== the previous run ==
Design pow_5_pipe, start of the top module:
module pow_5_pipe
(
    input             clock,
    input      [17:0] n,
    output reg [17:0] n_pow_5
);
Size: about 2300 cells after synthesis, ~120 flip-flops, roughly 37 I/O pins, ~21000 µm² of cells after synthesis.
clock: 4.52 ns
lec_check: 0
cap_margin: 0
core_aspect_ratio: 0.92
core_margin: 2
core_utilization: 72
cts_cluster_diameter: 380
cts_cluster_size: 15
gpl_routability_driven: 0
place_density_lb_addon: 0.02
setup_slack_margin: -0.46
slew_margin: 40
run.sh (not shown) runs the stock make flow with config.mk's settings and CLKGATE_MAP_FILE=.
Although it ran to completion, the previous run produced a layout that fails the final checks because of negative setup slack.
Inputs modified between the previous run and the current run:
Settings: changing CORE_UTILIZATION from 72 to 40; removing CORE_ASPECT_RATIO (formerly 0.92); changing CAP_MARGIN from 0 to 20; changing SLEW_MARGIN from 40 to 20; removing GPL_ROUTABILITY_DRIVEN (formerly 0); removing SETUP_SLACK_MARGIN (formerly -0.46); removing CTS_CLUSTER_DIAMETER (formerly 380); removing CTS_CLUSTER_SIZE (formerly 15); removing PLACE_DENSITY_LB_ADDON (formerly 0.02); changing the clock period (ns, I/O delays scaled along) from 4.52 to 5.21.
[summary]
From the previous run to the current run the numbers moved as follows: multi-input combinational area share picked up an extra 1.3 points. The standard cells in the current run occupy less silicon area than those in the previous run do. Layout-stage area growth over the synthesis result delta for the current run relative to the previous run: 5.2 points lower. In the current run the implementation ran to completion but is not tape-out ready, as the final checks report negative setup slack. Combined flip-flop and latch cell area: the previous run and the current run compared, higher one is the previous run. [the current run] share of the core filled with cells in the final layout fell 42 points relative to the previous run.


## try-violet
pow_5_pipe again, from the RTL that the note above started with.
Design pow_5_pipe, start of the top module:
module pow_5_pipe
(
    input             clock,
    input      [17:0] n,
    output reg [17:0] n_pow_5
);
Settings: LEC_CHECK=0, ABC_AREA=1, CAP_MARGIN=40, CORE_MARGIN=2, CORE_UTILIZATION=72, CTS_CLUSTER_SIZE=22, PLACE_DENSITY=0.73, SETUP_SLACK_MARGIN=0.19, SLEW_MARGIN=20; clock period 5.37 ns.
> inputs changed (try-violet -> try-amber)
- PLACE_DENSITY: 0.73 -> 0.35
- CTS_CLUSTER_SIZE: 22 -> 89
- the clock period (ns, I/O delays scaled along): 5.37 -> 5.04
Notes after the runs:
Across try-violet and try-amber, a clean result was obtained everywhere but in try-amber.
Per the comparison of try-amber with try-violet, sum of routed wire length over all layers grew by about 22%; largest net degree at the start of global routing rose by 18; number of well taps held; post-route worst hold slack shrank by 3.0 ps; combined area of the multi-input logic cells +about 5%.
Looking only at share of final layout cell area taken by non-clock buffers, and setting everything else aside, the lower value of try-violet and try-amber goes to try-violet.
As far as final weighted congestion of routability-driven global placement is concerned, try-violet and try-amber perform about the same.
The inputs of try-pepper differ from those of try-amber as listed below.
- clearing CTS_CLUSTER_SIZE, which used to be 89
- swapping 40 for 20 in CAP_MARGIN
- clearing SETUP_SLACK_MARGIN, which used to be 0.19
- clearing PLACE_DENSITY, which used to be 0.35
- swapping 5.04 for 4.27 in the clock period (ns, I/O delays scaled along)
Results
- Flow for try-pepper halted at global routing (5_1_grt), error code GRT-0232.
- Between try-amber and try-pepper, setup slack at placement decreased.
- try-pepper vs try-amber, routability congestion estimate from global placement went up by about 0.9%.
- On number of port buffers, try-pepper and try-amber are basically level.
- Relative to try-amber, the post-CTS setup-driven buffer insertion count measured on try-pepper has increased by more than 100%.
- try-pepper — total placed cells including tap cells 3.7% higher, try-amber as reference
- ~same post-cts hold buffer count in try-pepper and try-amber
The inputs of try-tundra differ from those of try-pepper as listed below.
- setting TNS_END_PERCENT to 5 for the first time
- setting SETUP_SLACK_MARGIN to 0.52 for the first time
- setting PLACE_DENSITY to 0.4 for the first time
- removing ABC_AREA (formerly 1)
- changing the clock period (ns, I/O delays scaled along) from 4.27 to 3.89
Findings:
Finished, but not clean: try-tundra, with negative setup slack. The higher area of the core came out of try-pepper. try-tundra vs try-pepper on cell row count: try-tundra is the lower one. Diff try-pepper -> try-tundra: worst slack after detailed placement shows a reduction of 510 ps; post-synthesis area per instance went up 1.5 um^2; vertical die size lost 3.4%; horizontal extent of the die has decreased. try-pepper → try-tundra: cell count in the Yosys report now smaller, area reported by Yosys stat now smaller, simple-gate share of the synthesized area now smaller.


run A:
The RTL this note starts from:
==> flow/design.v <==
module pow_5_pipe
(
    input             clock,
    input      [17:0] n,
    output reg [17:0] n_pow_5
);
    reg [17:0] n_1, n_2, n_3;
    reg [17:0] n_pow_2, n_pow_3, n_pow_4;
    always @(posedge clock)
    begin
        n_1 <= n;
        n_2 <= n_1;
        n_3 <= n_2;
        n_pow_2 <= n * n;
        n_pow_3 <= n_pow_2 * n_1;
        n_pow_4 <= n_pow_3 * n_2;
        n_pow_5 <= n_pow_4 * n_3;
    end
endmodule
clock: 6.33 ns
lec_check: 0
abc_area: 0
cap_margin: 35
cell_pad_in_sites_detail_placement: 2
cell_pad_in_sites_global_placement: 3
core_margin: 3
core_utilization: 18
gpl_routability_driven: 0
gpl_timing_driven: 0
max_routing_layer: met4
min_routing_layer: met2
place_density: 0.68
setup_slack_margin: 1.22
slew_margin: 0
Input-level comparison between run B and run A:
# run A
export LEC_CHECK = 0
export ABC_AREA = 0
export CAP_MARGIN = 35
export CELL_PAD_IN_SITES_DETAIL_PLACEMENT = 2
export CELL_PAD_IN_SITES_GLOBAL_PLACEMENT = 3
export CORE_MARGIN = 3
export CORE_UTILIZATION = 18
export GPL_ROUTABILITY_DRIVEN = 0
export GPL_TIMING_DRIVEN = 0
export MAX_ROUTING_LAYER = met4
export MIN_ROUTING_LAYER = met2
export PLACE_DENSITY = 0.68
export SETUP_SLACK_MARGIN = 1.22
export SLEW_MARGIN = 0
create_clock -name core_clock -period 6.33 [get_ports {clock}]
# run B
export LEC_CHECK = 0
export CAP_MARGIN = 20
export CORE_MARGIN = 2
export CORE_UTILIZATION = 64
export MAX_ROUTING_LAYER = met4
export SLEW_MARGIN = 20
create_clock -name core_clock -period 4.38 [get_ports {clock}]
--- outcome ---
Taking run A as the reference, in run B final cell count without fillers now smaller; final area now larger. The layout from run B, despite a flow that completed every stage, fails the layout checks, with the failing checks listed as setup timing. Global-route wire length before repair: run B better than run A. Critical path launch point: n[4] -> run A, n[3] -> run B.
Relative to run B, the following input files were edited for run C:
# run B
export LEC_CHECK = 0
export CAP_MARGIN = 20
export CORE_MARGIN = 2
export CORE_UTILIZATION = 64
export MAX_ROUTING_LAYER = met4
export SLEW_MARGIN = 20
create_clock -name core_clock -period 4.38 [get_ports {clock}]
# run C
export LEC_CHECK = 0
export CAP_MARGIN = 20
export CORE_MARGIN = 2
export CORE_UTILIZATION = 44
export SLEW_MARGIN = 20
create_clock -name core_clock -period 6.25 [get_ports {clock}]
Findings:
- Run C reached the end of the flow, and the finished layout is clean on the timing, design-rule and antenna checks.
- In the flow results for run C and run B, the number of global-route vias before repair is larger on run B.
- Vias: run C below run B
- Required time at the endpoint of the critical path: run C and run B compared, higher one is run C
- Run B has lower final worst setup slack than run C.
- Compared with run B, run C instantiates a smaller number of cells.
Inputs modified between run C and run D:
# run C
export LEC_CHECK = 0
export CAP_MARGIN = 20
export CORE_MARGIN = 2
export CORE_UTILIZATION = 44
export SLEW_MARGIN = 20
create_clock -name core_clock -period 6.25 [get_ports {clock}]
# run D
export LEC_CHECK = 0
export CAP_MARGIN = 20
export CORE_MARGIN = 2
export CORE_UTILIZATION = 64
export CTS_CLUSTER_DIAMETER = 306
export CTS_CLUSTER_SIZE = 100
export SLEW_MARGIN = 20
create_clock -name core_clock -period 6.4 [get_ports {clock}]
--- outcome ---
- When run D is measured against run C, its non-clock buffer count turns out 8 higher.
- The run showing the smaller die size is run D.
- Between run D and run C, it is run D whose total global-route track usage is higher, by 11 points.
- Relative to run C, final instance area decreased by 0.68% in run D.
- Summary of run D over run C: logic depth of the worst setup path including buffers moved up, via count of the routed design moved up, instance area at placement moved down.
- Delta (run D minus run C): global-route wire length before repair shows an increase of 1.2%; worst-case headroom to the max-slew limit +4.2 points.
- Run C reports its critical path launch point as n[10] while run D reports n[4].
- Relative to run C, number of DRC violations after detailed-routing iteration 0 has increased by about 25% in run D.
Inputs modified between run D and run E:
# run D
export LEC_CHECK = 0
export CAP_MARGIN = 20
export CORE_MARGIN = 2
export CORE_UTILIZATION = 64
export CTS_CLUSTER_DIAMETER = 306
export CTS_CLUSTER_SIZE = 100
export SLEW_MARGIN = 20
create_clock -name core_clock -period 6.4 [get_ports {clock}]
# run E
export LEC_CHECK = 0
export CAP_MARGIN = 20
export CORE_MARGIN = 2
export CORE_UTILIZATION = 40
export CTS_CLUSTER_DIAMETER = 395
export CTS_CLUSTER_SIZE = 100
export SETUP_SLACK_MARGIN = -0.64
export SLEW_MARGIN = 20
create_clock -name core_clock -period 6.4 [get_ports {clock}]
## What came out
Between run E and run D, it is run E whose count of plain and timing-repair buffers in the layout is lower, by 23%.
The final-layout clock buffer total in run E sits 7 below the value recorded for run D.
When the final numbers for run E and run D were put side by side, the pre-placement core utilization turned out to be greater in run D.
The final standard cell count with taps included and fillers excluded of run E exceeds that of run D by about 8%.
Of run E and run D, the run reporting the higher worst-margin pin slew was run E.
Max data required time of the critical path across run E and run D: run E
When run E is measured against run D, its length of routed met3 wiring turns out about 30% lower.
--- input diff run E..run F ---
# run E
export LEC_CHECK = 0
export CAP_MARGIN = 20
export CORE_MARGIN = 2
export CORE_UTILIZATION = 40
export CTS_CLUSTER_DIAMETER = 395
export CTS_CLUSTER_SIZE = 100
export SETUP_SLACK_MARGIN = -0.64
export SLEW_MARGIN = 20
create_clock -name core_clock -period 6.4 [get_ports {clock}]
# run F
export LEC_CHECK = 0
export CAP_MARGIN = 20
export CORE_MARGIN = 2
export CORE_UTILIZATION = 72
export PLACE_DENSITY_LB_ADDON = 0.26
export SETUP_SLACK_MARGIN = 0.79
export SLEW_MARGIN = 20
create_clock -name core_clock -period 6.4 [get_ports {clock}]
Notes after the runs:
- Run E → run F: portion of the clock cycle consumed by the worst path in the final layout -7.4 points, total number of nets in the final design now sits at about the same level.
- Area: run F vs run E -> run F smaller
- Between run E and run F, the floorplan-stage core utilization is higher for run F.
- Run F vs run E: number of ordinary and repair buffers in the finished layout up slightly
- Delta (run F minus run E): worst hold slack climbed 40 ps; maximum fanout encountered on the critical timing path lost 1; routing usage on met2 shows an increase of 30 points.
- From run E to run F, clock tree buffer count of the final layout did not move at all.


Starts from the design.v that is shown in full above.
==> flow/config.mk <==
export PLATFORM = sky130hd
export DESIGN_NAME = pow_5_pipe
export DESIGN_NICKNAME = pow_5_pipe
export VERILOG_FILES = /design/flow/design.v
export SDC_FILE = /design/flow/constraint.sdc
export NUM_CORES = 4
export LEC_CHECK = 0
export ABC_AREA = 0
export CAP_MARGIN = 30
export CORE_MARGIN = 2
export CORE_UTILIZATION = 58
export PLACE_DENSITY = 0.68
export SETUP_SLACK_MARGIN = 0.19
export SLEW_MARGIN = 0
==> flow/constraint.sdc <==
create_clock -name core_clock -period 4.34 [get_ports {clock}]
set_input_delay 0.8680 -clock core_clock [delete_from_list [all_inputs] [get_ports {clock}]]
set_output_delay 0.8680 -clock core_clock [all_outputs]
set_load 0.01 [all_outputs]
The starting point completed, yet does not pass: setup timing.
Then changed:
Settings changed: ABC_AREA 0 to 1, CAP_MARGIN 30 to 40, CORE_UTILIZATION 58 to 38, CTS_CLUSTER_DIAMETER set to 331, CTS_CLUSTER_SIZE set to 100, SLEW_MARGIN 0 to 20.
Result: The changed run produced a layout that fails on setup timing; via count climbs by 14%; setup slack is better by 250 ps; final cell count climbs by 31%; register-to-register slack is better by 100 ps; wire length drops by 1.4%.
Then changed:
Settings changed: ABC_AREA 1 to 0, CAP_MARGIN 40 to 30, CORE_MARGIN 2 to 3, CORE_UTILIZATION 38 to 58, CTS_CLUSTER_DIAMETER 331 to not set, CTS_CLUSTER_SIZE 100 to not set, GPL_TIMING_DRIVEN set to 0, SETUP_SLACK_MARGIN 0.19 to 1.22, SLEW_MARGIN 20 to 0.
Effect:
- The changed run produced a layout that fails on setup timing
- first-iteration DRC count hardly moves
- register-to-register slack degrades by 320 ps
- routed wire length falls by about 5%
- synthesized area falls by 6.7%
- final cell count falls by 29%
Then changed:
Settings changed: ABC_AREA 0 to not set, CAP_MARGIN 30 to 20, CORE_MARGIN 3 to 2, CORE_UTILIZATION 58 to 40, GPL_TIMING_DRIVEN 0 to not set, PLACE_DENSITY 0.68 to not set, SETUP_SLACK_MARGIN 1.22 to not set, SLEW_MARGIN 0 to 20.
Clock period 4.34 ns to 6.4 ns, I/O delays scaled along.
Outcome:
- With this change the flow ran to the end with no violations
- worst hold slack is about the same
- via count goes down by 5.6%
- wire length shrinks by 13%
- cell area fell by 12%
- worst setup slack improves by 1100 ps
- clock-buffer cell count is unchanged
- cell count is higher by 2.9%
- die area climbs by 41%
- synthesized cell count does not change
- core utilization went down by 29 points


Setup of build 92:
RTL: the design.v shown in full above, as it stands there.
export LEC_CHECK = 0
export ABC_AREA = 0
export CAP_MARGIN = 40
export CORE_MARGIN = 2
export CORE_UTILIZATION = 67
export PLACE_DENSITY = 0.6
export SETUP_SLACK_MARGIN = 0.19
export SLEW_MARGIN = 20
create_clock -name core_clock -period 5.16 [get_ports {clock}]
In build 92 the implementation completed, yet the final layout does not meet the checks, the culprit being negative setup slack.
## Diff of input files: build 55 against build 92
Settings: swapping 0 for 1 in ABC_AREA; swapping 0.6 for 0.68 in PLACE_DENSITY; swapping 67 for 65 in CORE_UTILIZATION; swapping 5.16 for 4.34 in the clock period (ns, I/O delays scaled along).
| build 55 | all stages done | FAIL | negative setup slack |
Yosys stat chip area (build 92 / build 55): 0.933
From build 92 to build 55 the numbers moved as follows: global-route usage went up by 2.8 points; logic depth of the worst setup path including buffers now larger.
Input-level comparison between build 76 and build 55:
Settings: setting TNS_END_PERCENT to 5 for the first time; changing ABC_AREA from 1 to 0; setting CTS_CLUSTER_DIAMETER to 396 for the first time; changing CORE_UTILIZATION from 65 to 38; setting CTS_CLUSTER_SIZE to 99 for the first time.
Findings:
- Build 55 vs build 76, capture point of the critical path: n_pow_5[15] vs n_pow_2[16]
- Re synthesized netlist cell count: build 76 and build 55 aren't equal, and the lower value belongs to build 76.
- Build 55 → build 76: vias after detailed routing shrank by 4,465, met2 wire length moved down, initial core utilization went down 27 points.
- [compare] base=build 55 new=build 76: average routed wire per standard cell shows a reduction of 17%, sequential share of layout area went up 1.0 points.
- Build 76 and build 55: no clean run
- In build 55 the implementation ran to completion but is not tape-out ready, as the final checks report negative setup slack.
- Taking build 55 as the reference, in build 76 tally of unique sky130hd cells used after synthesis now sits higher, count of clock-buffer cells in the layout saw an increase.


Starts from the design.v that is shown in full above.
Settings: LEC_CHECK=0, CAP_MARGIN=20, CELL_PAD_IN_SITES_GLOBAL_PLACEMENT=3, CORE_ASPECT_RATIO=1.93, CORE_MARGIN=8, CORE_UTILIZATION=40, CTS_CLUSTER_DIAMETER=143, CTS_CLUSTER_SIZE=77, GPL_ROUTABILITY_DRIVEN=0, GPL_TIMING_DRIVEN=0, PLACE_DENSITY_LB_ADDON=0.09, SETUP_SLACK_MARGIN=0.51, SLEW_MARGIN=25; clock period 5.56 ns.
Change:
==> flow/config.mk (replaced) <==
export PLATFORM = sky130hd
export DESIGN_NAME = pow_5_pipe
export DESIGN_NICKNAME = pow_5_pipe
export VERILOG_FILES = /design/flow/design.v
export SDC_FILE = /design/flow/constraint.sdc
export NUM_CORES = 4
export LEC_CHECK = 0
export CAP_MARGIN = 20
export CORE_MARGIN = 9
export CORE_UTILIZATION = 40
export CTS_CLUSTER_DIAMETER = 264
export CTS_CLUSTER_SIZE = 100
export SLEW_MARGIN = 20
==> flow/constraint.sdc (replaced) <==
create_clock -name core_clock -period 6.4 [get_ports {clock}]
set_input_delay 1.2800 -clock core_clock [delete_from_list [all_inputs] [get_ports {clock}]]
set_output_delay 1.2800 -clock core_clock [all_outputs]
set_load 0.01 [all_outputs]
Clock-buffer cell count stays the same. Design area came out lower by a little under a tenth. Non-clock buffer count shrinks by 90. Sequential share of layout area goes up by 0.40 points. Worst setup slack gets better by 0.12 ns. Sequential cell count is unchanged. Hold slack is better by 0.035 ns. Global-route usage drops by 6.1 points.
Change:
--- a/flow/config.mk
+++ b/flow/config.mk
@@ -9 +9 @@
-export CORE_MARGIN = 9
+export CORE_MARGIN = 2
@@ -11,3 +11,4 @@
-export CTS_CLUSTER_DIAMETER = 264
-export CTS_CLUSTER_SIZE = 100
-export SLEW_MARGIN = 20
+export GPL_TIMING_DRIVEN = 0
+export PLACE_DENSITY_LB_ADDON = 0.09
+export SETUP_SLACK_MARGIN = 0.51
+export SLEW_MARGIN = 25
Outcome:
- The changed run finished with timing, DRC and antenna clean
- clock skew went up by 0.0038 ns
- routed wire length went up by about a fifth
- final area went up slightly
- area after synthesis stays the same
Change:
--- a/flow/config.mk
+++ b/flow/config.mk
@@ -11,4 +11,4 @@
-export GPL_TIMING_DRIVEN = 0
-export PLACE_DENSITY_LB_ADDON = 0.09
-export SETUP_SLACK_MARGIN = 0.51
-export SLEW_MARGIN = 25
+export CTS_CLUSTER_DIAMETER = 212
+export CTS_CLUSTER_SIZE = 100
+export SLEW_MARGIN = 20
+export TNS_END_PERCENT = 25
Result: Final cell count falls by 1.0%. Hold slack improved by 0.0086 ns. Die area stays the same. Global-route usage decreases by 2.1 points.
Change:
--- a/flow/config.mk
+++ b/flow/config.mk
@@ -11,2 +10,0 @@
-export CTS_CLUSTER_DIAMETER = 212
-export CTS_CLUSTER_SIZE = 100
@@ -14 +11,0 @@
-export TNS_END_PERCENT = 25
==> flow/constraint.sdc (replaced) <==
create_clock -name core_clock -period 6.23 [get_ports {clock}]
set_input_delay 1.2460 -clock core_clock [delete_from_list [all_inputs] [get_ports {clock}]]
set_output_delay 1.2460 -clock core_clock [all_outputs]
set_load 0.01 [all_outputs]
After rerunning:
- final area stays flat
- worst setup slack is better by 0.0049 ns
- final cell count is higher by 0.75%
- critical path depth does not change
